[flow/config.mk]
export PLATFORM = sky130hd
export DESIGN_NAME = median_calc
export DESIGN_NICKNAME = median_calc
export VERILOG_FILES = /design/flow/design.v
export SDC_FILE = /design/flow/constraint.sdc
export NUM_CORES = 4
export LEC_CHECK = 0
export CAP_MARGIN = 10
export CORE_MARGIN = 2
export CORE_UTILIZATION = 40
export CTS_CLUSTER_DIAMETER = 360
export GPL_ROUTABILITY_DRIVEN = 0
export HOLD_SLACK_MARGIN = -0.07
export PLACE_DENSITY = 0.6
export SLEW_MARGIN = 20
[flow/design.v]
module sort_reg #(parameter DATA_WIDTH =8)(
    input logic clk,
    input logic rst,
    input logic clr,
    input logic GT_in,
    input logic [DATA_WIDTH-1:0] data_in,
    input logic [DATA_WIDTH-1:0] prev_data,
    input logic data_rdy,
    output logic [DATA_WIDTH-1:0] data_out,
    output logic GT
);
logic [DATA_WIDTH-1:0] data_out_d;
logic [DATA_WIDTH-1:0] data_out_q;
assign GT = (data_in >data_out_q);
assign data_out = data_out_q;
always_ff@(posedge clk or posedge rst)begin
    if(rst)begin
        data_out_q <= 'b0;
    end else if(clr) begin
        data_out_q <= 'b0;
    end else begin
        data_out_q <= data_out_d;
    end
end
always_comb begin
    if(data_rdy) begin
        if(GT && GT_in)begin
            data_out_d = prev_data;
        end else if(GT && !GT_in) begin
            data_out_d = data_in;
        end else begin
            data_out_d = data_out_q;
        end
    end else begin
        data_out_d = data_out_q;
    end
end
endmodule
module median_calc #(parameter POPSIZE = 100,DATA_WIDTH = 8)(
    input logic clk,
    input logic rst,
    input logic [DATA_WIDTH-1:0] data_in,
    input logic data_rdy,
    output [DATA_WIDTH-1:0] median,
    output data_vld
);
logic [DATA_WIDTH-1:0] data_out_array[POPSIZE:0];
logic GT_array[POPSIZE:0];
logic [$clog2(POPSIZE):0] counter_d;
logic [$clog2(POPSIZE):0] counter_q;
logic [DATA_WIDTH-1:0] median_d;
logic [DATA_WIDTH-1:0] median_q;
logic data_vld_q;
logic data_vld_d;
logic reg_rst;
logic [DATA_WIDTH-1:0] data_in_d;
logic [DATA_WIDTH-1:0] data_in_q;
logic data_rdy_d;
logic data_rdy_q;
logic reg_rst_d;
logic reg_rst_q;
assign reg_rst = reg_rst_q;
assign data_rdy_d = data_rdy;
assign data_in_d = data_in;
assign GT_array[POPSIZE] = 0;
assign data_vld = data_vld_q;
assign median = median_q;
genvar i;
generate
  for (i = 0; i < POPSIZE; i++) begin : instance_gen
    if (i == 0) begin
      sort_reg #(
        .DATA_WIDTH(DATA_WIDTH)
      ) instance_0 (
        .clk(clk),
        .rst(rst),
        .clr(reg_rst),
        .GT_in(1'b0),
        .data_in(data_in),
        .prev_data('b0),
        .data_out(data_out_array[0]),
        .GT(GT_array[0]),
        .data_rdy(data_rdy)
      );
    end else begin
      sort_reg #(
        .DATA_WIDTH(DATA_WIDTH)
      ) instance_i (
        .clk(clk),
        .rst(rst),
        .clr(reg_rst),
        .GT_in(GT_array[i-1]),  
        .data_in(data_in),
        .prev_data(data_out_array[i-1]),  
        .data_out(data_out_array[i]),
        .GT(GT_array[i]),
        .data_rdy(data_rdy)
      );
    end
  end
endgenerate
always_ff@(posedge clk or posedge rst)begin
    if(rst)begin
        counter_q <= 'b0;
        median_q <= 'b0;
        data_vld_q <= 'b0;
        data_in_q <= 'b0;
        data_rdy_q <='b0;
        reg_rst_q <= 'b0;
    end else begin
        data_in_q <=data_in_d;
        data_rdy_q <=data_rdy_d;
        counter_q <= counter_d;
        median_q <= median_d;
        data_vld_q <= data_vld_d;
        reg_rst_q <= reg_rst_d;
    end
end
always_comb begin
    reg_rst_d = 'b0;
        data_vld_d = 'b0;
        counter_d = counter_q;
        median_d = median_q;
        if (counter_q == POPSIZE) begin
            median_d = (POPSIZE % 2 == 0) ? data_out_array[POPSIZE/2 - 1] : data_out_array[POPSIZE/2];
            reg_rst_d = 'b1;
            data_vld_d = 'b1;
            counter_d = 'b0;
        end else if(counter_q == 0) begin
            reg_rst_d ='b0;
        end
        if (data_rdy) begin
            counter_d = counter_q + 1;
        end
    end
endmodule
[flow/run.sh]
#!/bin/bash
# the make line also repeats each setting of config.mk as NAME=value (left out here)
make -C /OpenROAD-flow-scripts/flow DESIGN_CONFIG=/design/flow/config.mk WORK_HOME=/design/flow/orfs CLKGATE_MAP_FILE= finish
[flow/constraint.sdc]
create_clock -name core_clock -period 3.5 [get_ports {clk}]
set_input_delay 0.7000 -clock core_clock [delete_from_list [all_inputs] [get_ports {clk}]]
set_output_delay 0.7000 -clock core_clock [all_outputs]
set_load 0.01 [all_outputs]
==> results.yml, run 1 <==
# physical design summary
global_route:
  grt_pass1_wl_um: 133600
  grt_max_degree: 133
  grt_overflow: 0
  grt_pass1_vias: 25120
  antenna_found_initial: 0
  track_usage: 0.2075
synthesis:
  adder_share: 0.1660
  synth.distinct_cells: 51
  seq_area_frac_synth: 0.3445
  xor_share: 0.0005782
  synthMostInstantiatedCell: "dfrtp_1"
  ys_cells: 3070
  ys_ff: 417
  edf_count: 0
  flop_cell: "dfrtp_1"
  synth_async_sr_flop_share: 1.000
  synthTopCellsByArea: "dfrtp_1 (34%), ha_1 (17%), mux2i_1 (6.6%)"
  yosys_area_mm2: 0.03029
  ys_sh_aoi: 0.2041
  synth_area_mm2: 0.03029
  top_area_cell: "dfrtp_1"
  synth.avg_cell_area_um2: 9.867
  top_logic_kind: "AND-OR/OR-AND gates"
  common_cells: "dfrtp_1 (417), ha_1 (402), inv_1 (380), nand3_1 (210), mux2i_1 (200)"
  yosys.area.top_type_share: 0.3445
  synthSimpleGateAreaFrac: 0.1365
  synth_cells: 3070
  ys_sh_mux: 0.06906
  ys_warn_count: 5
  syn_nets: 3483
sta:
  slew_violations: 0
  finalClockSkew_ns: 0.02086
  min_period_ns: 2.873
  final_hold_viol_count: 0
  worst_slack_ns: 0.6266
  setup_viol: 0
  fmax_ghz: 0.3480
  grt_setup_unrepaired: "no"
  min_period_over_period: 0.8210
  relSlewSlack: 0.3603
  max_slew.worst_pin.slew_ns: 0.9595
  hold_slack_ns: 0.4505
outcome:
  status: "finished clean"
detailed_routing:
  vias_per_cell: 6.072
  wirelength_um: 81030
  drc_errors: 0
  n_antenna_cell: 0
  vias: 24500
  drt_iter0_markers: 1894
  wl_per_cell_um: 20.08
  ant_nets: 0
  firstDrtPassIters: 6
placement:
  dp_hpwl_um: 54150
  place_ws_ns: 0.2269
  numPortBuffers: 19
  placed_area_mm2: 0.03181
clock_network:
  cts.sinks: 417
  clk_pin_slew_ns: 0.06
  cts_setup_buffers: 0
  cts_made_buffers: 50
  cts_resized: 0
  root_buffer: "clkbuf_16"
  clk-insertion-delay-late_ns: 0.61
  clockBufferDepth: 3
  cts_tree: "done"
  htree_levels: 2
  hold_buffers: 0
worst_setup_path:
  cpLargestDelayFamily: "flip-flops"
  critPathMaxStageDelay_ns: 0.89
  cp_data_required_time_ns: 2.80
  rrSetupSlack_ns: 1.13
  crit_start: "data_vld_q"
  cp.arrival_ns: 2.17
  crit_end: "data_vld"
  slowest_stage: "dfrtp_4"
  critPathLaunchType: "flip-flop"
  cp_num_cells: 1
  reg2reg_depth: 8
  cp-end-kind: "primary output"
  worstPathMaxFanout: 29
  critPathBufInv: 1
  critPathKind: "reg2out"
  crit_chain: "clkdlybuf4s50_1"
power_and_ir_drop:
  p_clk_mw: 5.18
  swShare: 0.4177
  seqPwrFrac: 0.314
  pg_comb_mw: 13.5
  fin_total_pwr_mw: 27.20
  power_frac_comb: 0.496
  p_int_mw: 15.84
  power-top-group: "combinational logic"
  p_seq_mw: 8.53
  power_leakage_nw: 14.66
  p_clk_frac: 0.190
  power_density_mw_per_mm2: 813.9
  ir_worst_vdd_mv: 0.3852
  switchingPower_mw: 11.36
min_path:
  holdCritPathClass: "in2async"
final_layout:
  nFillCells: 6894
  comb_area_mm2: 0.01747
  fin_area_mm2: 0.03342
  area_growth_pct: 10.33
  post-route-util: 0.4474
  ff_latch_area_mm2: 0.01044
  finalNetCount: 3441
die:
  die_x_um: 279.2
  core_mm2: 0.07470
  fp_util: 0.4055
  rows: 100
  die_height_um: 279.2
  die_area_mm2: 0.07795
  ios: 20
run:
  tool_warnings: 36
  max_cap_violations: 0
[through the flow]
| step | instances | TNS (ns) |
|---|---|---|
| 6_report | 4035 | 0 |
| 5_1_grt | 4035 | 0 |
| 4_1_cts | 4035 | 0 |
| 3_5_place_dp | 3945 | 0 |
| 3_3_place_gp | 3945 | 0 |
| 2_1_floorplan | 3070 | -1178.25 |
[cell type report]
class                   count  area share
multi-input cells        2071      0.5227
clock inverters            10    0.002995
inverters                 380     0.04290
well taps                 969     0.03628
clock buffers              80     0.04511
flip-flops and latches    417      0.3123
repair buffers            108     0.03766
[routing by layer]
metal,GRT usage,vias up,part of all wire
met3,0.02335,129,0.040
met5,0,-,0
li1,-,11610,-
met2,0.3449,539,0.47
met4,0.05652,0,0.021
met1,0.2856,12220,0.47
==> run 2, diff against run 1 <==
- ABC_AREA: unset -> 1
- CAP_MARGIN: 10 -> 20
- CORE_UTILIZATION: 40 -> 68
- CTS_CLUSTER_DIAMETER: 360 -> unset
- GPL_ROUTABILITY_DRIVEN: 0 -> unset
- HOLD_SLACK_MARGIN: -0.07 -> unset
- clock period: 3.5 -> 3.54 ns (I/O delays scaled with it)
==> results.yml, run 2 <==
# physical design summary
synthesis:
  synth_async_sr_flop_share: 1.000
  flop_cell: "dfrtp_1"
  ys_sh_mux: 0
  ys_sh_aoi: 0.06742
  top_area_cell: "dfrtp_1"
  synthMostInstantiatedCell: "nand2_1"
  synth_area_mm2: 0.03294
  synthTopCellsByArea: "dfrtp_1 (32%), nand2_1 (19%), ha_1 (15%)"
  ys_ff: 417
  adder_share: 0.1527
  ys_cells: 4647
  top_logic_kind: "simple AND/OR/NAND/NOR gates"
  ys_warn_count: 5
  yosys.area.top_type_share: 0.3168
  yosys_area_mm2: 0.03294
  synth_cells: 4647
  synthSimpleGateAreaFrac: 0.3706
  synth.avg_cell_area_um2: 7.089
  syn_nets: 5060
  common_cells: "nand2_1 (1,685), nand3_1 (844), inv_1 (549), dfrtp_1 (417), ha_1 (402)"
  xor_share: 0.0005318
  edf_count: 0
  seq_area_frac_synth: 0.3168
  synth.distinct_cells: 31
worst_setup_path:
  crit_chain: "clkdlybuf4s50_1"
  worstPathMaxFanout: 32
  crit_end: "data_vld"
  rrSetupSlack_ns: 1.36
  critPathBufInv: 1
  critPathMaxStageDelay_ns: 0.83
  cp_num_cells: 1
  cp-end-kind: "primary output"
  critPathLaunchType: "flip-flop"
  cp_data_required_time_ns: 2.83
  slowest_stage: "dfrtp_4"
  cp.arrival_ns: 2.10
  reg2reg_depth: 10
  cpLargestDelayFamily: "flip-flops"
  critPathKind: "reg2out"
  crit_start: "data_vld_q"
sta:
  relSlewSlack: 0.3491
  min_period_ns: 2.804
  setup_viol: 0
  slew_violations: 0
  final_hold_viol_count: 0
  worst_slack_ns: 0.7357
  finalClockSkew_ns: 0.01185
  hold_slack_ns: 0.4754
  fmax_ghz: 0.3566
  grt_setup_unrepaired: "no"
  min_period_over_period: 0.7922
  max_slew.worst_pin.slew_ns: 0.9764
  tns_ns: 0
clock_network:
  cts.sinks: 417
  cts_tree: "done"
  clk_pin_slew_ns: 0.06
  cts_made_buffers: 50
  hold_buffers: 0
  cts_resized: 0
  clockBufferDepth: 3
  root_buffer: "clkbuf_16"
  cts_setup_buffers: 0
  clk-insertion-delay-late_ns: 0.60
  htree_levels: 2
placement:
  place_ws_ns: 0.2328
  globalplace.congestion: 0.8813
  dp_hpwl_um: 57980
  numPortBuffers: 19
power_and_ir_drop:
  p_seq_mw: 8.48
  power_frac_comb: 0.569
  seqPwrFrac: 0.266
  swShare: 0.4775
  p_clk_frac: 0.164
  power_leakage_nw: 19.88
  power-top-group: "combinational logic"
  p_clk_mw: 5.23
  p_int_mw: 16.63
  pg_comb_mw: 18.1
  ir_worst_vdd_mv: 0.5946
  switchingPower_mw: 15.20
  power_density_mw_per_mm2: 889.7
die:
  die_area_mm2: 0.05022
  die_height_um: 224.1
  core_mm2: 0.04775
  fp_util: 0.6899
  rows: 80
  ios: 20
  die_x_um: 224.1
final_layout:
  post-route-util: 0.7493
  area_growth_pct: 8.611
  finalNetCount: 5112
  nFillCells: 3945
detailed_routing:
  n_antenna_cell: 0
  firstDrtPassIters: 9
  ant_nets: 0
  wl_per_cell_um: 16.22
  wirelength_um: 86820
  drc_errors: 0
  vias: 30190
  drt_iter0_markers: 2418
  vias_per_cell: 5.642
run:
  tool_warnings: 30
  max_cap_violations: 0
global_route:
  grt_max_degree: 96
  grt_pass1_wl_um: 143800
  grt_pass1_vias: 28470
  grt_overflow: 0
  antenna_found_initial: 0
  track_usage: 0.3520
min_path:
  holdCritPathClass: "reg2reg"
  min_path_cells: 2
outcome:
  status: "finished clean"
-- run 2: layout make-up --
type	instances	area, um^2	area share
multi-input combinational	3523	19480	0.5444
sequential	417	10440	0.2918
inverter	595	2240	0.06260
clock buffer	77	1526	0.04266
timing repair buffer	112	1210	0.03382
tap	615	769.5	0.02151
clock inverter	13	117.6	0.003287
-- run 2: metrics by stage --
| step | power (mW) | std cells | area (um^2) |
|---|---|---|---|
| finish | 31.83 | 5352 | 35780 |
| global placement | 25.76 | 5262 | 34130 |
| CTS | 31.73 | 5352 | 35780 |
| floorplan | 22.87 | 4647 | 32950 |
| detailed placement | 26.29 | 5262 | 34130 |
| global route | 35.11 | 5352 | 35780 |
-- run 2: layer usage --
metal,vias to the layer above,wire [um],GRT usage
met2,944,40270,0.5906
met4,0,2111,0.09656
met1,14000,38320,0.4816
met5,-,0,0
li1,15070,-,-
met3,175,6122,0.04381
==> run 3, diff against run 2 <==
- CAP_MARGIN: 20 -> 40
- CELL_PAD_IN_SITES_GLOBAL_PLACEMENT: unset -> 2
- CORE_ASPECT_RATIO: unset -> 1.07
- CORE_MARGIN: 2 -> 8
- CORE_UTILIZATION: 68 -> 31
- CTS_CLUSTER_SIZE: unset -> 61
- GPL_ROUTABILITY_DRIVEN: unset -> 1
- GPL_TIMING_DRIVEN: unset -> 1
- MAX_ROUTING_LAYER: unset -> met4
- MIN_ROUTING_LAYER: unset -> met2
- PLACE_DENSITY: 0.6 -> unset
- PLACE_DENSITY_LB_ADDON: unset -> 0.08
- SETUP_SLACK_MARGIN: unset -> 0.06
- SLEW_MARGIN: 20 -> 15
- clock period: 3.54 -> 3.38 ns (I/O delays scaled with it)
==> results.yml, run 3 <==
# physical design summary
synthesis:
  ys_ff: 417
  synth.avg_cell_area_um2: 7.089
  xor_share: 0.0005318
  yosys_area_mm2: 0.03294
  synthMostInstantiatedCell: "nand2_1"
  synthTopCellsByArea: "dfrtp_1 (32%), nand2_1 (19%), ha_1 (15%)"
  top_area_cell: "dfrtp_1"
  synthSimpleGateAreaFrac: 0.3706
  synth.distinct_cells: 31
  edf_count: 0
  synth_cells: 4647
  ys_warn_count: 5
  top_logic_kind: "simple AND/OR/NAND/NOR gates"
  synth_area_mm2: 0.03294
  common_cells: "nand2_1 (1,685), nand3_1 (844), inv_1 (549), dfrtp_1 (417), ha_1 (402)"
  seq_area_frac_synth: 0.3168
  syn_nets: 5060
  ys_sh_mux: 0
  flop_cell: "dfrtp_1"
  ys_sh_aoi: 0.06742
  synth_async_sr_flop_share: 1.000
  yosys.area.top_type_share: 0.3168
  adder_share: 0.1527
  ys_cells: 4647
worst_setup_path:
  crit-reg2reg-capture: "instance_gen[1].genblk1.instance_i.data_out_q[0]"
  crit_start: "data_in[0]"
  critPathLaunchType: "input port"
  cp-end-kind: "flip-flop"
  r2r-start: "instance_gen[1].genblk1.instance_i.data_out_q[7]"
  rrSetupSlack_ns: 1.21
  slowest_stage: "clkdlybuf4s50_1"
  cp.arrival_ns: 3.17
  critPathKind: "in2reg"
  reg2reg_depth: 10
  critPathMaxStageDelay_ns: 0.56
  worstPathMaxFanout: 19
  crit_chain: "clkdlybuf4s50_1 > inv_6 > buf_12 > ha_1 > inv_1 > nand2_1 > nand2_1 > nand2_1 > nand2_1 > nand2_1 > nand2_1 > nand3b_1 > nor2_1 > nand3_1 > nand2_1"
  cp_data_required_time_ns: 3.98
  cpLargestDelayFamily: "simple AND/OR/NAND/NOR gates"
  critPathBufInv: 4
  crit_path_frequent_cell: "nand2_1"
  cp_num_cells: 15
placement:
  dp.cells: 6110
  placed_area_mm2: 0.03593
  numPortBuffers: 19
  globalplace.congestion: 0.8271
  dp_hpwl_um: 74340
  place_ws_ns: 0.2028
clock_network:
  clockBufferDepth: 3
  cts_tree: "done"
  htree_levels: 2
  clk_pin_slew_ns: 0.06
  cts_setup_buffers: 0
  clk-insertion-delay-late_ns: 0.67
  hold_buffers: 0
  root_buffer: "clkbuf_16"
  cts_made_buffers: 56
  cts.sinks: 417
  cts_resized: 0
die:
  die_x_um: 331.1
  ios: 20
  die_height_um: 353.2
  rows: 123
  die_area_mm2: 0.1170
  core_mm2: 0.1053
  fp_util: 0.3129
power_and_ir_drop:
  p_clk_frac: 0.187
  power_frac_comb: 0.567
  power_density_mw_per_mm2: 950.6
  fin_total_pwr_mw: 36.08
  p_clk_mw: 6.74
  pg_comb_mw: 20.4
  p_int_mw: 19.03
  switchingPower_mw: 17.06
  p_seq_mw: 8.90
  swShare: 0.4727
  power_leakage_nw: 20.56
  power-top-group: "combinational logic"
  seqPwrFrac: 0.247
  ir_worst_vdd_mv: 0.4550
final_layout:
  area_growth_pct: 15.22
  fin_cells: 6214
  fin_area_mm2: 0.03796
  finalNetCount: 5206
global_route:
  grt-busiest-layer: "met3"
  antenna_found_initial: 0
  grt_use_met1: 0
  grt_pass1_vias: 46210
  met2_usage: 0.3219
  grtUsageMet3: 0.4263
  grt_pass1_wl_um: 174000
  track_usage: 0.2946
  grt_max_degree: 101
  grt_overflow: 0
sta:
  final_hold_viol_count: 0
  fmax_ghz: 0.3884
  worst_slack_ns: 0.8051
  slew_violations: 0
  max_slew.worst_pin.slew_ns: 0.9168
  relSlewSlack: 0.3888
  min_period_ns: 2.575
  min_period_over_period: 0.7618
  finalClockSkew_ns: 0.01790
  setup_viol: 0
  grt_setup_unrepaired: "no"
  hold_slack_ns: 0.4207
detailed_routing:
  drt_iter0_markers: 4206
  vias: 41930
  wirelength_um: 110800
  ant_nets: 0
  wl_per_cell_um: 17.83
  firstDrtPassIters: 8
  vias_per_cell: 6.748
  n_antenna_cell: 0
  drc_errors: 0
run:
  tool_warnings: 30
  max_cap_violations: 0
outcome:
  status: "finished clean"
min_path:
  holdCritPathClass: "in2async"
## run 3: stage by stage
stage	utilization	TNS, ns
floorplan	-	-1217.45
global placement	0.3413	0
detailed placement	0.3413	0
CTS	0.3606	0
global route	0.3606	0
finish	0.3606	0
## run 3: per-layer routing
layer	vias up	share of wire	routed length (um)
met1	15720	0	0
met4	0	0.041	4583
met3	466	0.44	48540
met2	10560	0.52	57640
li1	15180	-	-
met5	-	0	0
## run 3: layout make-up
type / count / area, um^2
Sequential cell: 417 / 10440
Tap cell: 1375 / 1720
Clock inverter: 22 / 337.8
Inverter: 595 / 2260
Multi-Input combinational cell: 3523 / 19480
Fill cell: 11490 / 67310
Timing Repair Buffer: 200 / 2033
Clock buffer: 82 / 1690
==> run 4, diff against run 3 <==
- ABC_AREA: 1 -> unset
- CAP_MARGIN: 40 -> 20
- CELL_PAD_IN_SITES_GLOBAL_PLACEMENT: 2 -> unset
- CORE_ASPECT_RATIO: 1.07 -> unset
- CORE_MARGIN: 8 -> 2
- CORE_UTILIZATION: 31 -> 72
- CTS_CLUSTER_DIAMETER: unset -> 232
- CTS_CLUSTER_SIZE: 61 -> 30
- GPL_ROUTABILITY_DRIVEN: 1 -> unset
- GPL_TIMING_DRIVEN: 1 -> unset
- MAX_ROUTING_LAYER: met4 -> unset
- MIN_ROUTING_LAYER: met2 -> unset
- PLACE_DENSITY_LB_ADDON: 0.08 -> 0.22
- SETUP_SLACK_MARGIN: 0.06 -> 0.7
- SLEW_MARGIN: 15 -> 20
- clock period: 3.38 -> 2.43 ns (I/O delays scaled with it)
==> results.yml, run 4 <==
# generated from flow reports
synthesis:
  synth_cells: 3070
  flop_cell: "dfrtp_1"
  syn_nets: 3483
  synth_area_mm2: 0.03029
  adder_share: 0.1660
  yosys_area_mm2: 0.03029
  synthSimpleGateAreaFrac: 0.1365
  synth.distinct_cells: 51
  synth.avg_cell_area_um2: 9.867
  ys_warn_count: 5
  edf_count: 0
  ys_sh_aoi: 0.2041
  xor_share: 0.0005782
  seq_area_frac_synth: 0.3445
  synthMostInstantiatedCell: "dfrtp_1"
  ys_cells: 3070
  synth_async_sr_flop_share: 1.000
  ys_ff: 417
  ys_sh_mux: 0.06906
  yosys.area.top_type_share: 0.3445
  common_cells: "dfrtp_1 (417), ha_1 (402), inv_1 (380), nand3_1 (210), mux2i_1 (200)"
  top_logic_kind: "AND-OR/OR-AND gates"
  top_area_cell: "dfrtp_1"
  synthTopCellsByArea: "dfrtp_1 (34%), ha_1 (17%), mux2i_1 (6.6%)"
clock_network:
  htree_levels: 1
  cts.sinks: 417
  cts_made_buffers: 17
  clockBufferDepth: 3
  root_buffer: "clkbuf_16"
die:
  rows: 75
  die_area_mm2: 0.04373
  fp_util: 0.7254
  ios: 20
  die_x_um: 209.1
  core_mm2: 0.04176
  die_height_um: 209.1
placement:
  dp_hpwl_um: 58010
  globalplace.congestion: 0.8772
  numPortBuffers: 19
  placed_area_mm2: 0.03368
outcome:
  lastStage: "5_1_grt"
  error_line: "[ERROR GRT-0232] Routing congestion too high. Check the congestion heatmap in the GUI."
  status: "stopped before the end"
global_route:
  grt_overflow: 2934
  track_usage: 1.021
## run 4: timing repair
action	CTS
resized	482
pin swaps	147
endpoints found under the setup margin	422
gates cloned	20
setup buffers	138
hold buffers	0
## run 4: per-layer routing
metal,GRT usage,overflow
met5,0.6541,3
met4,1.138,750
met3,0.8628,88
met2,1.221,2035
met1,0.9373,58
## run 4: stage by stage
| stage | cells | hold slack, ns | power, mW | setup slack (ns) |
|---|---|---|---|---|
| after floorplan | 3070 | 0.4425 | 28.86 | -3.680 |
| after global placement | 3680 | 0.4758 | 32.98 | -0.1224 |
| after detailed placement | 3680 | 0.4843 | 34.70 | -0.1760 |
| after CTS | 3857 | 0.2114 | 43.54 | 0.3059 |
==> run 5, diff against run 4 <==
- CELL_PAD_IN_SITES_GLOBAL_PLACEMENT: unset -> 3
- CORE_UTILIZATION: 72 -> 65
- CTS_CLUSTER_DIAMETER: 232 -> unset
- CTS_CLUSTER_SIZE: 30 -> unset
- PLACE_DENSITY_LB_ADDON: 0.22 -> 0.15
- SETUP_SLACK_MARGIN: 0.7 -> 0.18
- TNS_END_PERCENT: unset -> 30
- clock period: 2.43 -> 1.94 ns (I/O delays scaled with it)
==> results.yml, run 5 <==
# generated from flow reports
outcome:
  status: "stopped before the end"
  lastStage: "3_1_place_gp_skip_io"
  error_line: "[ERROR FLW-0024] Place density exceeds 1.0 (current PLACE_DENSITY_LB_ADDON =  0.15). Please check if the value of  PLACE_DENSITY_LB_ADDON is between 0 and 0.99."
synthesis:
  adder_share: 0.1660
  xor_share: 0.0005782
  synthSimpleGateAreaFrac: 0.1365
  ys_ff: 417
  ys_cells: 3070
  synth.avg_cell_area_um2: 9.867
  top_logic_kind: "AND-OR/OR-AND gates"
  yosys_area_mm2: 0.03029
  yosys.area.top_type_share: 0.3445
  synthMostInstantiatedCell: "dfrtp_1"
  synth_area_mm2: 0.03029
  synth.distinct_cells: 51
  common_cells: "dfrtp_1 (417), ha_1 (402), inv_1 (380), nand3_1 (210), mux2i_1 (200)"
  ys_warn_count: 5
  syn_nets: 3483
  edf_count: 0
  ys_sh_aoi: 0.2041
  synthTopCellsByArea: "dfrtp_1 (34%), ha_1 (17%), mux2i_1 (6.6%)"
  synth_cells: 3070
  ys_sh_mux: 0.06906
  flop_cell: "dfrtp_1"
  seq_area_frac_synth: 0.3445
  top_area_cell: "dfrtp_1"
  synth_async_sr_flop_share: 1.000
die:
  rows: 79
  core_mm2: 0.04626
  die_height_um: 219.9
  die_area_mm2: 0.04835
  fp_util: 0.6548
  die_x_um: 219.9
==> run 6, diff against run 5 <==
- CELL_PAD_IN_SITES_GLOBAL_PLACEMENT: 3 -> unset
- CORE_UTILIZATION: 65 -> 70
- CTS_CLUSTER_DIAMETER: unset -> 232
- CTS_CLUSTER_SIZE: unset -> 30
- HOLD_SLACK_MARGIN: unset -> -0.09
- MAX_ROUTING_LAYER: unset -> met4
- PLACE_DENSITY: unset -> 0.6
- PLACE_DENSITY_LB_ADDON: 0.15 -> unset
- SETUP_SLACK_MARGIN: 0.18 -> unset
- TNS_END_PERCENT: 30 -> unset
- clock period: 1.94 -> 1.84 ns (I/O delays scaled with it)
==> results.yml, run 6 <==
# generated from flow reports
synthesis:
  yosys_area_mm2: 0.03029
  seq_area_frac_synth: 0.3445
  adder_share: 0.1660
  yosys.area.top_type_share: 0.3445
  syn_nets: 3483
  ys_sh_aoi: 0.2041
  synthSimpleGateAreaFrac: 0.1365
  synthMostInstantiatedCell: "dfrtp_1"
  edf_count: 0
  ys_cells: 3070
  xor_share: 0.0005782
  synth_area_mm2: 0.03029
  synth.avg_cell_area_um2: 9.867
  synth.distinct_cells: 51
  ys_warn_count: 5
  ys_ff: 417
  synthTopCellsByArea: "dfrtp_1 (34%), ha_1 (17%), mux2i_1 (6.6%)"
  synth_async_sr_flop_share: 1.000
  ys_sh_mux: 0.06906
  synth_cells: 3070
  common_cells: "dfrtp_1 (417), ha_1 (402), inv_1 (380), nand3_1 (210), mux2i_1 (200)"
  flop_cell: "dfrtp_1"
  top_area_cell: "dfrtp_1"
  top_logic_kind: "AND-OR/OR-AND gates"
die:
  fp_util: 0.7064
  die_area_mm2: 0.04495
  ios: 20
  rows: 76
  die_x_um: 212.0
  die_height_um: 212.0
  core_mm2: 0.04289
outcome:
  lastStage: "5_1_grt"
  error_line: "[ERROR DPL-0038] Utilization greater than 100%, impossible to legalize"
  status: "stopped before the end"
clock_network:
  htree_levels: 1
  cts.sinks: 417
  cts_made_buffers: 17
  clockBufferDepth: 3
  hold_buffers: 0
  root_buffer: "clkbuf_16"
placement:
  dp_hpwl_um: 61630
  placed_area_mm2: 0.03591
  globalplace.congestion: 0.9025
  numPortBuffers: 19
  place_ws_ns: -0.6540
==> run 6: through the flow <==
step,util,std cells
floorplan,-,3070
CTS,0.9436,4139
detailed placement,0.8373,3984
global placement,0.8373,3984
==> run 6: timing repair <==
item,4_1_cts
setup buffers,120
pin swaps,193
endpoints found under the hold margin,0
gates cloned,17
gates resized,551
setup endpoints to repair,408
==> run 7, diff against run 6 <==
- CAP_MARGIN: 20 -> 0
- CTS_CLUSTER_DIAMETER: 232 -> 139
- CTS_CLUSTER_SIZE: 30 -> unset
- HOLD_SLACK_MARGIN: -0.09 -> unset
- TNS_END_PERCENT: unset -> 5
- clock period: 1.84 -> 3.33 ns (I/O delays scaled with it)
==> results.yml, run 7 <==
# physical design summary
die:
  die_x_um: 212.0
  rows: 76
  core_mm2: 0.04289
  ios: 20
  die_height_um: 212.0
  fp_util: 0.7064
  die_area_mm2: 0.04495
synthesis:
  syn_nets: 3483
  seq_area_frac_synth: 0.3445
  synthSimpleGateAreaFrac: 0.1365
  edf_count: 0
  ys_warn_count: 5
  yosys.area.top_type_share: 0.3445
  ys_ff: 417
  synthTopCellsByArea: "dfrtp_1 (34%), ha_1 (17%), mux2i_1 (6.6%)"
  top_area_cell: "dfrtp_1"
  synth_area_mm2: 0.03029
  adder_share: 0.1660
  synth.avg_cell_area_um2: 9.867
  synth_cells: 3070
  xor_share: 0.0005782
  top_logic_kind: "AND-OR/OR-AND gates"
  flop_cell: "dfrtp_1"
  synthMostInstantiatedCell: "dfrtp_1"
  yosys_area_mm2: 0.03029
  ys_cells: 3070
  ys_sh_mux: 0.06906
  synth_async_sr_flop_share: 1.000
  ys_sh_aoi: 0.2041
  synth.distinct_cells: 51
  common_cells: "dfrtp_1 (417), ha_1 (402), inv_1 (380), nand3_1 (210), mux2i_1 (200)"
power_and_ir_drop:
  ir_worst_vdd_mv: 0.6089
  seqPwrFrac: 0.314
  p_int_mw: 16.59
  power-top-group: "combinational logic"
  p_seq_mw: 8.95
  pg_comb_mw: 14.2
  power_leakage_nw: 14.67
  power_frac_comb: 0.498
  p_clk_frac: 0.189
  swShare: 0.4184
  power_density_mw_per_mm2: 867.1
  p_clk_mw: 5.39
  switchingPower_mw: 11.94
clock_network:
  hold_buffers: 0
  root_buffer: "clkbuf_16"
  clockBufferDepth: 3
  cts.sinks: 417
  clk-insertion-delay-late_ns: 0.59
  cts_made_buffers: 48
  cts_resized: 0
  cts_setup_buffers: 0
  htree_levels: 2
  cts_tree: "done"
  clk_pin_slew_ns: 0.06
run:
  tool_warnings: 32
  max_cap_violations: 0
sta:
  slew_violations: 0
  max_slew.worst_pin.slew_ns: 0.9192
  grt_setup_unrepaired: "no"
  worst_slack_ns: 0.5929
  min_period_ns: 2.737
  finalClockSkew_ns: 0.009920
  fmax_ghz: 0.3654
  hold_slack_ns: 0.4706
  final_hold_viol_count: 0
  min_period_over_period: 0.8219
  setup_viol: 0
  relSlewSlack: 0.3872
worst_setup_path:
  cp.arrival_ns: 2.07
  worstPathMaxFanout: 27
  critPathKind: "reg2out"
  cp_num_cells: 1
  critPathBufInv: 1
  cp-end-kind: "primary output"
  crit_end: "data_vld"
  crit_start: "data_vld_q"
  slowest_stage: "dfrtp_4"
  crit_chain: "clkdlybuf4s50_1"
  reg2reg_depth: 8
  critPathLaunchType: "flip-flop"
  cpLargestDelayFamily: "flip-flops"
  critPathMaxStageDelay_ns: 0.83
  cp_data_required_time_ns: 2.66
  rrSetupSlack_ns: 0.85
final_layout:
  ff_latch_area_mm2: 0.01044
  nFillCells: 2946
  area_growth_pct: 8.595
  finalNetCount: 3440
  comb_area_mm2: 0.01747
  post-route-util: 0.7671
global_route:
  grt_pass1_wl_um: 128700
  grt_pass1_vias: 25190
  antenna_found_initial: 1
  grt_overflow: 0
  grt_max_degree: 116
  track_usage: 0.3625
outcome:
  status: "finished clean"
placement:
  place_ws_ns: 0.1469
  numPortBuffers: 19
  globalplace.congestion: 0.8495
  dp_hpwl_um: 52360
detailed_routing:
  drt_iter0_markers: 2115
  wl_per_cell_um: 21.39
  vias_per_cell: 6.866
  wirelength_um: 78030
  drc_errors: 0
  firstDrtPassIters: 7
  vias: 25050
  ant_nets: 0
min_path:
  holdCritPathClass: "in2async"
-- run 7: per-layer routing --
layer  vias to the layer above  global-route usage  part of all wire
li1                      11640                   -                 -
met1                     12470              0.4744              0.44
met2                       756              0.5872              0.48
met3                       184             0.04343             0.058
met4                         0              0.1253             0.029
met5                         -                   -                 0
-- run 7: area by class of cell --
class	count	share of cell area
inverters	380	0.04347
flip-flops and latches	417	0.3173
diodes	1	0.00007607
multi-input cells	2071	0.5312
well taps	585	0.02225
repair buffers	109	0.03735
clock buffers	69	0.04351
clock inverters	16	0.004830
-- run 7: stage by stage --
stage          instances  power [mW]  area, um^2  setup TNS, ns
2_1_floorplan       3070       19.77       30300       -1238.03
6_report            3648       28.53       32900              0
4_1_cts             3647       28.43       32890              0
5_1_grt             3648       30.69       32900              0
3_5_place_dp        3562       22.89       31300              0
3_3_place_gp        3562       22.04       31300              0
==> run 8, diff against run 7 <==
- CAP_MARGIN: 0 -> 20
- CORE_UTILIZATION: 70 -> 72
- CTS_CLUSTER_DIAMETER: 139 -> 56
- MAX_ROUTING_LAYER: met4 -> unset
- TNS_END_PERCENT: 5 -> unset
- clock period: 3.33 -> 1.94 ns (I/O delays scaled with it)
==> results.yml, run 8 <==
# generated from flow reports
synthesis:
  yosys_area_mm2: 0.03029
  syn_nets: 3483
  synth_async_sr_flop_share: 1.000
  xor_share: 0.0005782
  seq_area_frac_synth: 0.3445
  top_logic_kind: "AND-OR/OR-AND gates"
  synthTopCellsByArea: "dfrtp_1 (34%), ha_1 (17%), mux2i_1 (6.6%)"
  synth_area_mm2: 0.03029
  synth_cells: 3070
  ys_warn_count: 5
  ys_cells: 3070
  synth.avg_cell_area_um2: 9.867
  synthMostInstantiatedCell: "dfrtp_1"
  synthSimpleGateAreaFrac: 0.1365
  yosys.area.top_type_share: 0.3445
  common_cells: "dfrtp_1 (417), ha_1 (402), inv_1 (380), nand3_1 (210), mux2i_1 (200)"
  adder_share: 0.1660
  edf_count: 0
  ys_sh_mux: 0.06906
  synth.distinct_cells: 51
  flop_cell: "dfrtp_1"
  ys_ff: 417
  top_area_cell: "dfrtp_1"
  ys_sh_aoi: 0.2041
placement:
  globalplace.congestion: 0.9173
  placed_area_mm2: 0.03464
  numPortBuffers: 19
  dp.cells: 3778
  dp_hpwl_um: 59380
die:
  die_height_um: 209.1
  core_mm2: 0.04176
  rows: 75
  ios: 20
  die_x_um: 209.1
  fp_util: 0.7254
  die_area_mm2: 0.04373
clock_network:
  htree_levels: 2
  cts.sinks: 417
  cts_made_buffers: 50
  root_buffer: "clkbuf_16"
  hold_buffers: 0
  clockBufferDepth: 3
outcome:
  status: "stopped before the end"
  lastStage: "5_1_grt"
  error_line: "[ERROR DPL-0038] Utilization greater than 100%, impossible to legalize"
## run 8: repair_timing
action / CTS
gates resized: 285
cloned: 12
setup buffers: 96
setup endpoints to repair: 341
pin swaps: 97
## run 8: through the flow
stage / setup TNS [ns] / power [mW] / worst slack [ns] / hold WS, ns
2_1_floorplan: -2297.57 / 36.15 / -4.072 / 0.4425
3_3_place_gp: -156.61 / 42.69 / -0.4770 / 0.4739
3_5_place_dp: -182.02 / 44.64 / -0.5781 / 0.4841
4_1_cts: -18.12 / 59.99 / -0.2215 / 0.06240
==> run 9, diff against run 8 <==
- CORE_UTILIZATION: 72 -> 40
- CTS_CLUSTER_DIAMETER: 56 -> unset
- SETUP_SLACK_MARGIN: unset -> 0.34
- clock period: 1.94 -> 2.86 ns (I/O delays scaled with it)
==> results.yml, run 9 <==
# physical design summary
outcome:
  status: "finished clean"
sta:
  final_hold_viol_count: 0
  min_period_over_period: 0.8438
  grt_setup_unrepaired: "no"
  relSlewSlack: 0.3722
  setup_viol: 0
  hold_slack_ns: 0.3580
  finalClockSkew_ns: 0.04043
  max_slew.worst_pin.slew_ns: 0.9417
  fmax_ghz: 0.4144
  slew_violations: 0
  min_period_ns: 2.413
power_and_ir_drop:
  p_clk_mw: 6.62
  power_frac_comb: 0.509
  switchingPower_mw: 14.54
  p_int_mw: 20.41
  ir_worst_vdd_mv: 0.4375
  p_clk_frac: 0.189
  seqPwrFrac: 0.301
  p_seq_mw: 10.5
  pg_comb_mw: 17.8
  power_density_mw_per_mm2: 997.9
  power_leakage_nw: 15.04
  swShare: 0.4160
  fin_total_pwr_mw: 34.94
  power-top-group: "combinational logic"
synthesis:
  adder_share: 0.1660
  synth_cells: 3070
  synth_async_sr_flop_share: 1.000
  seq_area_frac_synth: 0.3445
  edf_count: 0
  top_area_cell: "dfrtp_1"
  ys_ff: 417
  synthSimpleGateAreaFrac: 0.1365
  synth.avg_cell_area_um2: 9.867
  synth_area_mm2: 0.03029
  yosys_area_mm2: 0.03029
  top_logic_kind: "AND-OR/OR-AND gates"
  yosys.area.top_type_share: 0.3445
  common_cells: "dfrtp_1 (417), ha_1 (402), inv_1 (380), nand3_1 (210), mux2i_1 (200)"
  ys_sh_aoi: 0.2041
  synthMostInstantiatedCell: "dfrtp_1"
  synth.distinct_cells: 51
  ys_cells: 3070
  synthTopCellsByArea: "dfrtp_1 (34%), ha_1 (17%), mux2i_1 (6.6%)"
  xor_share: 0.0005782
  ys_sh_mux: 0.06906
  flop_cell: "dfrtp_1"
  ys_warn_count: 5
  syn_nets: 3483
clock_network:
  cts.sinks: 417
  cts_setup_buffers: 0
  hold_buffers: 0
  cts_resized: 0
  cts_made_buffers: 51
  clk_pin_slew_ns: 0.06
  clockBufferDepth: 3
  htree_levels: 2
  cts_tree: "done"
  root_buffer: "clkbuf_16"
  clk-insertion-delay-late_ns: 0.61
die:
  die_area_mm2: 0.07795
  fp_util: 0.4055
  rows: 100
  ios: 20
  die_height_um: 279.2
  core_mm2: 0.07470
  die_x_um: 279.2
run:
  tool_warnings: 28
  max_cap_violations: 0
detailed_routing:
  ant_nets: 0
  firstDrtPassIters: 6
  n_antenna_cell: 0
  vias: 24820
  vias_per_cell: 6.054
  wl_per_cell_um: 20.05
  drt_iter0_markers: 1581
  wirelength_um: 82180
  drc_errors: 0
placement:
  numPortBuffers: 19
  globalplace.congestion: 0.8373
  placed_area_mm2: 0.03333
  dp_hpwl_um: 56610
final_layout:
  area_growth_pct: 15.58
  fin_area_mm2: 0.03501
  post-route-util: 0.4687
  finalNetCount: 3502
  nFillCells: 6798
worst_setup_path:
  cp.arrival_ns: 1.84
  critPathKind: "reg2out"
  crit_start: "data_vld_q"
  reg2reg_depth: 8
  cp-end-kind: "primary output"
  slowest_stage: "dfrtp_4"
  crit_end: "data_vld"
  cpLargestDelayFamily: "flip-flops"
  critPathLaunchType: "flip-flop"
  critPathMaxStageDelay_ns: 0.63
  worstPathMaxFanout: 14
  crit_chain: "clkdlybuf4s50_1"
  rrSetupSlack_ns: 0.53
  critPathBufInv: 1
  cp_data_required_time_ns: 2.29
  cp_num_cells: 1
min_path:
  holdCritPathClass: "in2async"
global_route:
  track_usage: 0.2106
  grt_pass1_vias: 25840
  grt_overflow: 0
  grt_pass1_wl_um: 136100
  antenna_found_initial: 0
  grt_max_degree: 99
[run 9: metrics by stage]
| stage | TNS, ns | worst slack, ns | instances |
|---|---|---|---|
| 2_1_floorplan | -1696.26 | -3.336 | 3070 |
| 3_3_place_gp | 0 | 0.09030 | 4005 |
| 3_5_place_dp | 0 | 0.04915 | 4005 |
| 4_1_cts | 0 | 0.4034 | 4099 |
| 5_1_grt | 0 | 0.3942 | 4099 |
| 6_report | 0 | 0.4468 | 4099 |
[run 9: final cells by class]
cell class                      count  area, um^2  share of cell area
Clock buffer                       80        1496             0.04274
Tap cell                          969        1212             0.03463
Multi-Input combinational cell   2071       18480              0.5279
Sequential cell                   417       10440              0.2981
Timing Repair Buffer              168        1759             0.05024
Clock inverter                     14       190.2            0.005432
Inverter                          380        1434             0.04095
[run 9: routing by layer]
metal,up-vias,global-route usage,share of wire,routed length (um)
li1,11760,-,-,-
met1,12500,0.2853,0.46,38130
met2,439,0.3582,0.48,39690
met3,121,0.02201,0.034,2798
met4,0,0.05418,0.019,1562
met5,-,0,0,0
==> run 10, diff against run 9 <==
- CELL_PAD_IN_SITES_DETAIL_PLACEMENT: unset -> 0
- CORE_UTILIZATION: 40 -> 71
- CTS_CLUSTER_DIAMETER: unset -> 73
- GPL_ROUTABILITY_DRIVEN: unset -> 1
- GPL_TIMING_DRIVEN: unset -> 1
- MAX_ROUTING_LAYER: unset -> met5
- PLACE_DENSITY: 0.6 -> unset
- SETUP_SLACK_MARGIN: 0.34 -> -0.1
- TNS_END_PERCENT: unset -> 65
- clock period: 2.86 -> 1.98 ns (I/O delays scaled with it)
==> results.yml, run 10 <==
# physical design summary
outcome:
  status: "complete, but fails checks"
  so_faults: "setup timing"
worst_setup_path:
  cp_data_required_time_ns: 2.42
  cpLargestDelayFamily: "AND-OR/OR-AND gates"
  critPathLaunchType: "flip-flop"
  slowest_stage: "a21boi_0"
  cp_num_cells: 9
  critPathMaxStageDelay_ns: 0.70
  rrSetupSlack_ns: -1.07
  crit_chain: "inv_1 > ha_1 > nand3_1 > a21boi_0 > o32a_1 > buf_12 > buf_4 > mux2i_1 > o2bb2ai_1"
  critPathKind: "reg2reg"
  worstPathMaxFanout: 6
  cp-end-kind: "flip-flop"
  critPathBufInv: 3
  reg2reg_depth: 9
  cp.arrival_ns: 3.49
die:
  die_height_um: 210.6
  die_area_mm2: 0.04433
  ios: 20
  die_x_um: 210.6
  fp_util: 0.7206
  rows: 75
  core_mm2: 0.04204
power_and_ir_drop:
  fin_total_pwr_mw: 58.36
  p_int_mw: 33.14
  power_leakage_nw: 16.35
  p_clk_mw: 9.30
  power_density_mw_per_mm2: 1563
  seqPwrFrac: 0.265
  p_seq_mw: 15.5
  swShare: 0.4321
  ir_worst_vdd_mv: 1.200
  power_frac_comb: 0.575
  power-top-group: "combinational logic"
  pg_comb_mw: 33.6
  switchingPower_mw: 25.22
  p_clk_frac: 0.159
clock_network:
  cts_tree: "done"
  clk-insertion-delay-late_ns: 0.61
  htree_levels: 2
  clk_pin_slew_ns: 0.07
  root_buffer: "clkbuf_16"
  hold_buffers: 0
  cts_made_buffers: 46
  cts.sinks: 417
  clockBufferDepth: 3
synthesis:
  edf_count: 0
  top_logic_kind: "AND-OR/OR-AND gates"
  synth.distinct_cells: 51
  synth_area_mm2: 0.03029
  syn_nets: 3483
  common_cells: "dfrtp_1 (417), ha_1 (402), inv_1 (380), nand3_1 (210), mux2i_1 (200)"
  synthSimpleGateAreaFrac: 0.1365
  synth.avg_cell_area_um2: 9.867
  ys_warn_count: 5
  xor_share: 0.0005782
  adder_share: 0.1660
  ys_sh_mux: 0.06906
  synth_cells: 3070
  ys_ff: 417
  flop_cell: "dfrtp_1"
  ys_cells: 3070
  synthMostInstantiatedCell: "dfrtp_1"
  yosys.area.top_type_share: 0.3445
  ys_sh_aoi: 0.2041
  seq_area_frac_synth: 0.3445
  yosys_area_mm2: 0.03029
  synthTopCellsByArea: "dfrtp_1 (34%), ha_1 (17%), mux2i_1 (6.6%)"
  synth_async_sr_flop_share: 1.000
  top_area_cell: "dfrtp_1"
global_route:
  grt_pass1_vias: 27340
  grt_max_degree: 104
  track_usage: 0.3847
  grt_pass1_wl_um: 139000
  antenna_found_initial: 2
  grt_overflow: 0
placement:
  dp_hpwl_um: 58140
  numPortBuffers: 19
  globalplace.congestion: 0.9188
  dp.cells: 3741
detailed_routing:
  drc_errors: 0
  wl_per_cell_um: 26.51
  firstDrtPassIters: 8
  wirelength_um: 102900
  vias_per_cell: 7.456
  ant_nets: 0
  drt_iter0_markers: 3513
  vias: 28940
run:
  tool_warnings: 35
  max_cap_violations: 0
final_layout:
  post-route-util: 0.8879
  area_growth_pct: 23.22
  finalNetCount: 3719
  nFillCells: 1843
  fin_cells: 3881
sta:
  relSlewSlack: 0.3966
  fmax_ghz: 0.3276
  min_period_ns: 3.052
  min_period_over_period: 1.542
  tns_ns: -56.74
  final_hold_viol_count: 0
  max_slew.worst_pin.slew_ns: 0.8971
  grt_setup_unrepaired: "yes"
  worst_slack_ns: -1.072
  setup_viol: 271
  slew_violations: 0
  finalClockSkew_ns: 0.03150
min_path:
  holdCritPathClass: "in2reg"
  hold_start: "data_in[5]"
  min_path_cells: 3
## run 10: area by class of cell
cell class / count / area [um^2] / share of cell area
antenna: 1 / 2.502 / 0.00006704
clock inverter: 13 / 221.5 / 0.005933
multi-input combinational: 2072 / 19380 / 0.5193
sequential: 417 / 10440 / 0.2797
timing repair buffer: 389 / 3806 / 0.1020
inverter: 380 / 1434 / 0.03841
tap: 539 / 674.4 / 0.01807
clock buffer: 70 / 1363 / 0.03650
## run 10: what timing repair did
item / 4_1_cts / 5_1_grt
buffers inserted: 4 / 53
setup endpoints to repair: 44 / 312
resized: 23 / 293
cloned: 0 / 1
pin swaps: 11 / 71
## run 10: per-layer routing
layer	GRT usage	up-vias	wire (um)
met5	0	-	50
met4	0.1603	6	7202
li1	-	12200	-
met2	0.6445	2068	47320
met1	0.5058	13970	37840
met3	0.05021	693	10470
## run 10: metrics by stage
| stage | worst slack (ns) | instance area (um^2) | hold slack, ns |
|---|---|---|---|
| global placement | -0.4717 | 33680 | 0.4713 |
| detailed placement | -0.6147 | 33680 | 0.4823 |
| finish | -1.072 | 37330 | 0.2724 |
| floorplan | -4.040 | 30900 | 0.4425 |
| global route | -1.004 | 37320 | 0.2784 |
| CTS | -0.1638 | 35430 | 0.2453 |
==> run 11, diff against run 10 <==
- CELL_PAD_IN_SITES_DETAIL_PLACEMENT: 0 -> unset
- CORE_UTILIZATION: 71 -> 70
- CTS_CLUSTER_DIAMETER: 73 -> 56
- GPL_ROUTABILITY_DRIVEN: 1 -> unset
- GPL_TIMING_DRIVEN: 1 -> unset
- MAX_ROUTING_LAYER: met5 -> unset
- PLACE_DENSITY: unset -> 0.6
- SETUP_SLACK_MARGIN: -0.1 -> -0.19
- TNS_END_PERCENT: 65 -> unset
- clock period: 1.98 -> 1.96 ns (I/O delays scaled with it)
==> results.yml, run 11 <==
# physical design summary
outcome:
  status: "complete, but fails checks"
  so_faults: "setup timing"
synthesis:
  synthTopCellsByArea: "dfrtp_1 (34%), ha_1 (17%), mux2i_1 (6.6%)"
  common_cells: "dfrtp_1 (417), ha_1 (402), inv_1 (380), nand3_1 (210), mux2i_1 (200)"
  ys_sh_aoi: 0.2041
  synth.distinct_cells: 51
  ys_sh_mux: 0.06906
  syn_nets: 3483
  yosys.area.top_type_share: 0.3445
  edf_count: 0
  synthMostInstantiatedCell: "dfrtp_1"
  ys_cells: 3070
  flop_cell: "dfrtp_1"
  ys_warn_count: 5
  adder_share: 0.1660
  xor_share: 0.0005782
  seq_area_frac_synth: 0.3445
  yosys_area_mm2: 0.03029
  top_area_cell: "dfrtp_1"
  synth_area_mm2: 0.03029
  top_logic_kind: "AND-OR/OR-AND gates"
  synth.avg_cell_area_um2: 9.867
  synth_cells: 3070
  ys_ff: 417
  synth_async_sr_flop_share: 1.000
  synthSimpleGateAreaFrac: 0.1365
global_route:
  antenna_found_initial: 0
  grt_max_degree: 57
  grt_pass1_wl_um: 140600
  track_usage: 0.3863
  grt_overflow: 0
  grt_pass1_vias: 27670
worst_setup_path:
  worstPathMaxFanout: 5
  crit-reg2reg-capture: "instance_gen[2].genblk1.instance_i.data_out_q[0]"
  cp_num_cells: 9
  rrSetupSlack_ns: -0.28
  crit_end: "instance_gen[2].genblk1.instance_i.data_out_q[0]"
  cp.arrival_ns: 2.74
  cp-end-kind: "flip-flop"
  critPathLaunchType: "flip-flop"
  critPathKind: "reg2reg"
  slowest_stage: "o32a_4"
  cp_data_required_time_ns: 2.46
  reg2reg_depth: 9
  crit_chain: "inv_2 > ha_4 > nor2b_1 > o211ai_1 > a21oi_1 > o32a_4 > buf_12 > mux2i_1 > o2bb2ai_2"
  critPathMaxStageDelay_ns: 0.45
  crit_start: "instance_gen[1].genblk1.instance_i.data_out_q[1]"
  critPathBufInv: 2
  r2r-start: "instance_gen[1].genblk1.instance_i.data_out_q[1]"
  cpLargestDelayFamily: "AND-OR/OR-AND gates"
final_layout:
  comb_area_mm2: 0.01918
  ff_latch_area_mm2: 0.01044
  post-route-util: 0.8690
  area_growth_pct: 23.03
  nFillCells: 2151
  finalNetCount: 3712
  fin_area_mm2: 0.03727
clock_network:
  clk_pin_slew_ns: 0.07
  cts_tree: "done"
  root_buffer: "clkbuf_16"
  cts.sinks: 417
  hold_buffers: 0
  clockBufferDepth: 3
  cts_made_buffers: 50
  htree_levels: 2
  clk-insertion-delay-late_ns: 0.61
detailed_routing:
  wirelength_um: 90940
  firstDrtPassIters: 6
  wl_per_cell_um: 23.17
  drc_errors: 0
  drt_iter0_markers: 2795
  vias: 27350
  vias_per_cell: 6.968
  ant_nets: 0
  n_antenna_cell: 0
sta:
  min_period_over_period: 1.142
  min_period_ns: 2.238
  slew_violations: 0
  worst_slack_ns: -0.2783
  relSlewSlack: 0.3844
  final_hold_viol_count: 0
  setup_viol: 343
  finalClockSkew_ns: 0.01672
  grt_setup_unrepaired: "yes"
  fmax_ghz: 0.4468
  max_slew.worst_pin.slew_ns: 0.9235
placement:
  placed_area_mm2: 0.03462
  numPortBuffers: 19
  globalplace.congestion: 0.9034
  dp_hpwl_um: 58980
power_and_ir_drop:
  p_clk_mw: 9.76
  p_seq_mw: 15.4
  ir_worst_vdd_mv: 0.9421
  switchingPower_mw: 23.75
  swShare: 0.4191
  power-top-group: "combinational logic"
  p_clk_frac: 0.172
  power_leakage_nw: 16.37
  power_frac_comb: 0.555
  power_density_mw_per_mm2: 1521
  pg_comb_mw: 31.5
  seqPwrFrac: 0.272
  p_int_mw: 32.92
die:
  die_height_um: 212.0
  ios: 20
  rows: 76
  fp_util: 0.7064
  core_mm2: 0.04289
  die_x_um: 212.0
  die_area_mm2: 0.04495
run:
  max_cap_violations: 0
  tool_warnings: 31
min_path:
  holdCritPathClass: "in2async"
run 11: cell type report:
class                      instances  share of cell area
multi-input combinational       2072              0.5147
sequential                       417              0.2801
timing repair buffer             378              0.1009
clock buffer                      78             0.04187
inverter                         380             0.03847
tap                              585             0.01964
clock inverter                    15            0.004398
run 11: metal layers:
metal,track usage,vias up,share of wire,wire (um)
met5,0,-,0,0
met4,0.1382,0,0.039,3523
met3,0.06248,352,0.075,6805
met2,0.6496,1320,0.48,43780
met1,0.5062,13500,0.40,36820
li1,-,12180,-,-
run 11: metrics by stage:
stage	setup TNS, ns	power, mW	instances	hold slack [ns]	setup WS, ns
after floorplan	-2284.50	35.78	3070	0.4425	-4.056
after global placement	-154.43	41.88	3811	0.4792	-0.4896
after global routing	-66.85	60.11	3925	0.2599	-0.3161
after detailed placement	-177.71	43.74	3811	0.4852	-0.5426
after CTS	-20.88	53.90	3904	0.2300	-0.1608
final	-32.97	56.67	3925	0.2397	-0.2783
run 11: what timing repair did:
item / 4_1_cts / 5_1_grt
endpoints found under the setup margin: 0 / 169
setup buffers: 0 / 26
gates resized: 0 / 144
==> run 12, diff against run 11 <==
- CAP_MARGIN: 20 -> 15
- CELL_PAD_IN_SITES_DETAIL_PLACEMENT: unset -> 0
- CORE_UTILIZATION: 70 -> 72
- CTS_CLUSTER_DIAMETER: 56 -> 360
- GPL_ROUTABILITY_DRIVEN: unset -> 1
- GPL_TIMING_DRIVEN: unset -> 1
- HOLD_SLACK_MARGIN: unset -> 0.3
- MAX_ROUTING_LAYER: unset -> met5
- PLACE_DENSITY: 0.6 -> unset
- SETUP_SLACK_MARGIN: -0.19 -> -0.18
- SLEW_MARGIN: 20 -> 40
- TNS_END_PERCENT: unset -> 65
- clock period: 1.96 -> 2.67 ns (I/O delays scaled with it)
==> results.yml, run 12 <==
# physical design summary
synthesis:
  ys_ff: 417
  synth_cells: 3070
  xor_share: 0.0005782
  common_cells: "dfrtp_1 (417), ha_1 (402), inv_1 (380), nand3_1 (210), mux2i_1 (200)"
  synthSimpleGateAreaFrac: 0.1365
  adder_share: 0.1660
  synth.avg_cell_area_um2: 9.867
  ys_warn_count: 5
  flop_cell: "dfrtp_1"
  ys_sh_aoi: 0.2041
  syn_nets: 3483
  top_logic_kind: "AND-OR/OR-AND gates"
  ys_cells: 3070
  top_area_cell: "dfrtp_1"
  synthMostInstantiatedCell: "dfrtp_1"
  synth_area_mm2: 0.03029
  yosys.area.top_type_share: 0.3445
  edf_count: 0
  ys_sh_mux: 0.06906
  seq_area_frac_synth: 0.3445
  synth.distinct_cells: 51
  synthTopCellsByArea: "dfrtp_1 (34%), ha_1 (17%), mux2i_1 (6.6%)"
  synth_async_sr_flop_share: 1.000
  yosys_area_mm2: 0.03029
detailed_routing:
  vias: 25660
  drc_errors: 0
  vias_per_cell: 6.950
  ant_nets: 0
  drt_iter0_markers: 2088
  n_antenna_cell: 0
  wl_per_cell_um: 21.49
  firstDrtPassIters: 6
  wirelength_um: 79340
die:
  die_height_um: 209.1
  core_mm2: 0.04176
  ios: 20
  fp_util: 0.7254
  die_area_mm2: 0.04373
  rows: 75
  die_x_um: 209.1
worst_setup_path:
  rrSetupSlack_ns: 0.45
  cp_num_cells: 8
  critPathLaunchType: "flip-flop"
  worstPathMaxFanout: 8
  cp.arrival_ns: 2.65
  crit_chain: "inv_1 > ha_1 > nor2b_1 > o211ai_1 > a21oi_1 > o31ai_2 > or3_1 > o22ai_1"
  critPathKind: "reg2reg"
  cp_data_required_time_ns: 3.10
  critPathMaxStageDelay_ns: 0.39
  slowest_stage: "dfrtp_1"
  critPathBufInv: 1
  cp-end-kind: "flip-flop"
  reg2reg_depth: 8
  cpLargestDelayFamily: "AND-OR/OR-AND gates"
power_and_ir_drop:
  switchingPower_mw: 15.44
  ir_worst_vdd_mv: 0.8488
  seqPwrFrac: 0.301
  pg_comb_mw: 19.4
  power_density_mw_per_mm2: 1096
  power-top-group: "combinational logic"
  p_int_mw: 22.02
  p_seq_mw: 11.3
  p_clk_frac: 0.181
  power_leakage_nw: 15.17
  power_frac_comb: 0.517
  swShare: 0.4122
  fin_total_pwr_mw: 37.46
  p_clk_mw: 6.79
final_layout:
  nFillCells: 2542
  area_growth_pct: 12.85
  finalNetCount: 3529
  post-route-util: 0.8186
  fin_cells: 3692
min_path:
  holdCritPathClass: "in2reg"
  hold_start: "data_in[7]"
  min_path_cells: 3
clock_network:
  cts_tree: "done"
  htree_levels: 2
  clockBufferDepth: 3
  root_buffer: "clkbuf_16"
  cts_made_buffers: 47
  cts.sinks: 417
  clk-insertion-delay-late_ns: 0.58
  cts_resized: 0
  cts_setup_buffers: 0
  clk_pin_slew_ns: 0.06
  hold_buffers: 0
global_route:
  grt_pass1_wl_um: 132000
  grt_max_degree: 124
  antenna_found_initial: 0
  grt_pass1_vias: 26220
  grt_overflow: 0
  track_usage: 0.3650
run:
  tool_warnings: 34
  max_cap_violations: 0
sta:
  finalClockSkew_ns: 0.01344
  final_hold_viol_count: 0
  setup_viol: 0
  fmax_ghz: 0.4506
  min_period_over_period: 0.8311
  relSlewSlack: 0.3963
  max_slew.worst_pin.slew_ns: 0.9055
  tns_ns: 0
  grt_setup_unrepaired: "no"
  slew_violations: 0
  min_period_ns: 2.219
  hold_slack_ns: 0.3835
placement:
  dp.cells: 3606
  dp_hpwl_um: 54220
  globalplace.congestion: 0.8867
  numPortBuffers: 19
outcome:
  status: "finished clean"
==> run 12: per-layer routing <==
metal,share of wire,track usage,up-vias
li1,-,-,11810
met1,0.42,0.4907,12640
met2,0.48,0.6061,978
met3,0.065,0.04689,229
met4,0.033,0.1399,0
met5,0,0,-
==> run 12: final cells by class <==
cell class | count | area (um^2) | area share
inverters | 380 | 1434 | 0.04195
clock inverters | 11 | 155.1 | 0.004539
clock buffers | 75 | 1454 | 0.04253
well taps | 539 | 674.4 | 0.01973
repair buffers | 199 | 2121 | 0.06204
flip-flops and latches | 417 | 10440 | 0.3054
multi-input cells | 2071 | 17910 | 0.5238
==> run 12: metrics by stage <==
step / instance area, um^2 / setup slack [ns]
after global routing: 34180 / 0.3654
after detailed placement: 32580 / 0.01083
after floorplan: 30900 / -3.488
final: 34180 / 0.4508
after CTS: 34180 / 0.4943
after global placement: 32570 / 0.09844
==> run 13, diff against run 12 <==
- PLACE_DENSITY: unset -> 0.65
- SLEW_MARGIN: 40 -> 10
- clock period: 2.67 -> 2.68 ns (I/O delays scaled with it)
==> results.yml, run 13 <==
# physical design summary
sta:
  max_slew.worst_pin.slew_ns: 0.8531
  finalClockSkew_ns: 0.01441
  fmax_ghz: 0.4134
  slew_violations: 0
  min_period_over_period: 0.9025
  hold_slack_ns: 0.4625
  worst_slack_ns: 0.2613
  grt_setup_unrepaired: "no"
  min_period_ns: 2.419
  tns_ns: 0
  final_hold_viol_count: 0
  setup_viol: 0
  relSlewSlack: 0.4312
synthesis:
  common_cells: "dfrtp_1 (417), ha_1 (402), inv_1 (380), nand3_1 (210), mux2i_1 (200)"
  synth.avg_cell_area_um2: 9.867
  yosys.area.top_type_share: 0.3445
  synthSimpleGateAreaFrac: 0.1365
  edf_count: 0
  synth_cells: 3070
  ys_cells: 3070
  synthMostInstantiatedCell: "dfrtp_1"
  xor_share: 0.0005782
  adder_share: 0.1660
  ys_sh_mux: 0.06906
  ys_sh_aoi: 0.2041
  seq_area_frac_synth: 0.3445
  synthTopCellsByArea: "dfrtp_1 (34%), ha_1 (17%), mux2i_1 (6.6%)"
  flop_cell: "dfrtp_1"
  top_area_cell: "dfrtp_1"
  top_logic_kind: "AND-OR/OR-AND gates"
  synth.distinct_cells: 51
  syn_nets: 3483
  ys_ff: 417
  synth_async_sr_flop_share: 1.000
  ys_warn_count: 5
  yosys_area_mm2: 0.03029
  synth_area_mm2: 0.03029
clock_network:
  clk-insertion-delay-late_ns: 0.59
  clk_pin_slew_ns: 0.06
  cts_resized: 0
  cts.sinks: 417
  cts_tree: "done"
  clockBufferDepth: 3
  cts_made_buffers: 47
  hold_buffers: 1
  cts_setup_buffers: 0
  root_buffer: "clkbuf_16"
  htree_levels: 2
die:
  die_x_um: 209.1
  die_area_mm2: 0.04373
  fp_util: 0.7254
  core_mm2: 0.04176
  die_height_um: 209.1
  ios: 20
  rows: 75
placement:
  numPortBuffers: 19
  placed_area_mm2: 0.03248
  dp_hpwl_um: 54240
  dp.cells: 3601
  place_ws_ns: -0.2630
  globalplace.congestion: 0.8983
worst_setup_path:
  critPathBufInv: 3
  critPathKind: "in2reg"
  rrSetupSlack_ns: 0.29
  worstPathMaxFanout: 14
  cp.arrival_ns: 2.92
  cp_num_cells: 10
  critPathMaxStageDelay_ns: 0.57
  crit_chain: "buf_2 > clkinvlp_4 > buf_12 > ha_1 > nor2b_1 > o211ai_1 > a21oi_1 > o32a_1 > nand2_1 > o2bb2ai_1"
  crit_start: "data_in[0]"
  reg2reg_depth: 8
  slowest_stage: "o32a_1"
  critPathLaunchType: "input port"
  cpLargestDelayFamily: "AND-OR/OR-AND gates"
  cp-end-kind: "flip-flop"
  cp_data_required_time_ns: 3.18
detailed_routing:
  firstDrtPassIters: 6
  wirelength_um: 81100
  n_antenna_cell: 0
  vias_per_cell: 7.030
  ant_nets: 0
  drt_iter0_markers: 2054
  drc_errors: 0
  vias: 25910
  wl_per_cell_um: 22.00
power_and_ir_drop:
  power_density_mw_per_mm2: 1087
  seqPwrFrac: 0.303
  pg_comb_mw: 19.1
  power-top-group: "combinational logic"
  p_int_mw: 21.57
  swShare: 0.4178
  p_seq_mw: 11.2
  ir_worst_vdd_mv: 0.7374
  fin_total_pwr_mw: 37.06
  switchingPower_mw: 15.48
  power_frac_comb: 0.516
  p_clk_frac: 0.181
  power_leakage_nw: 15.13
  p_clk_mw: 6.69
global_route:
  antenna_found_initial: 0
  grt_overflow: 0
  grt_pass1_wl_um: 133900
  track_usage: 0.3733
  grt_max_degree: 96
  grt_pass1_vias: 26220
min_path:
  holdCritPathClass: "in2reg"
  hold_start: "data_in[5]"
  min_path_cells: 3
run:
  max_cap_violations: 0
  tool_warnings: 30
outcome:
  status: "finished clean"
final_layout:
  fin_area_mm2: 0.03409
  fin_cells: 3686
  post-route-util: 0.8162
  finalNetCount: 3525
  area_growth_pct: 12.52
[run 13: area by class of cell]
| class | instances | area, um^2 |
|---|---|---|
| sequential | 417 | 10440 |
| inverter | 380 | 1434 |
| clock inverter | 11 | 105.1 |
| clock buffer | 73 | 1486 |
| tap | 539 | 674.4 |
| multi-input combinational | 2071 | 17910 |
| timing repair buffer | 195 | 2039 |
| fill | 2611 | 7674 |
[run 13: per-layer routing]
metal | global-route usage | part of all wire
met1 | 0.4965 | 0.42
met2 | 0.6285 | 0.48
met3 | 0.04013 | 0.064
met4 | 0.1493 | 0.034
met5 | 0 | 0
Power figures rest on the tool's default switching activity, not on a simulated workload.
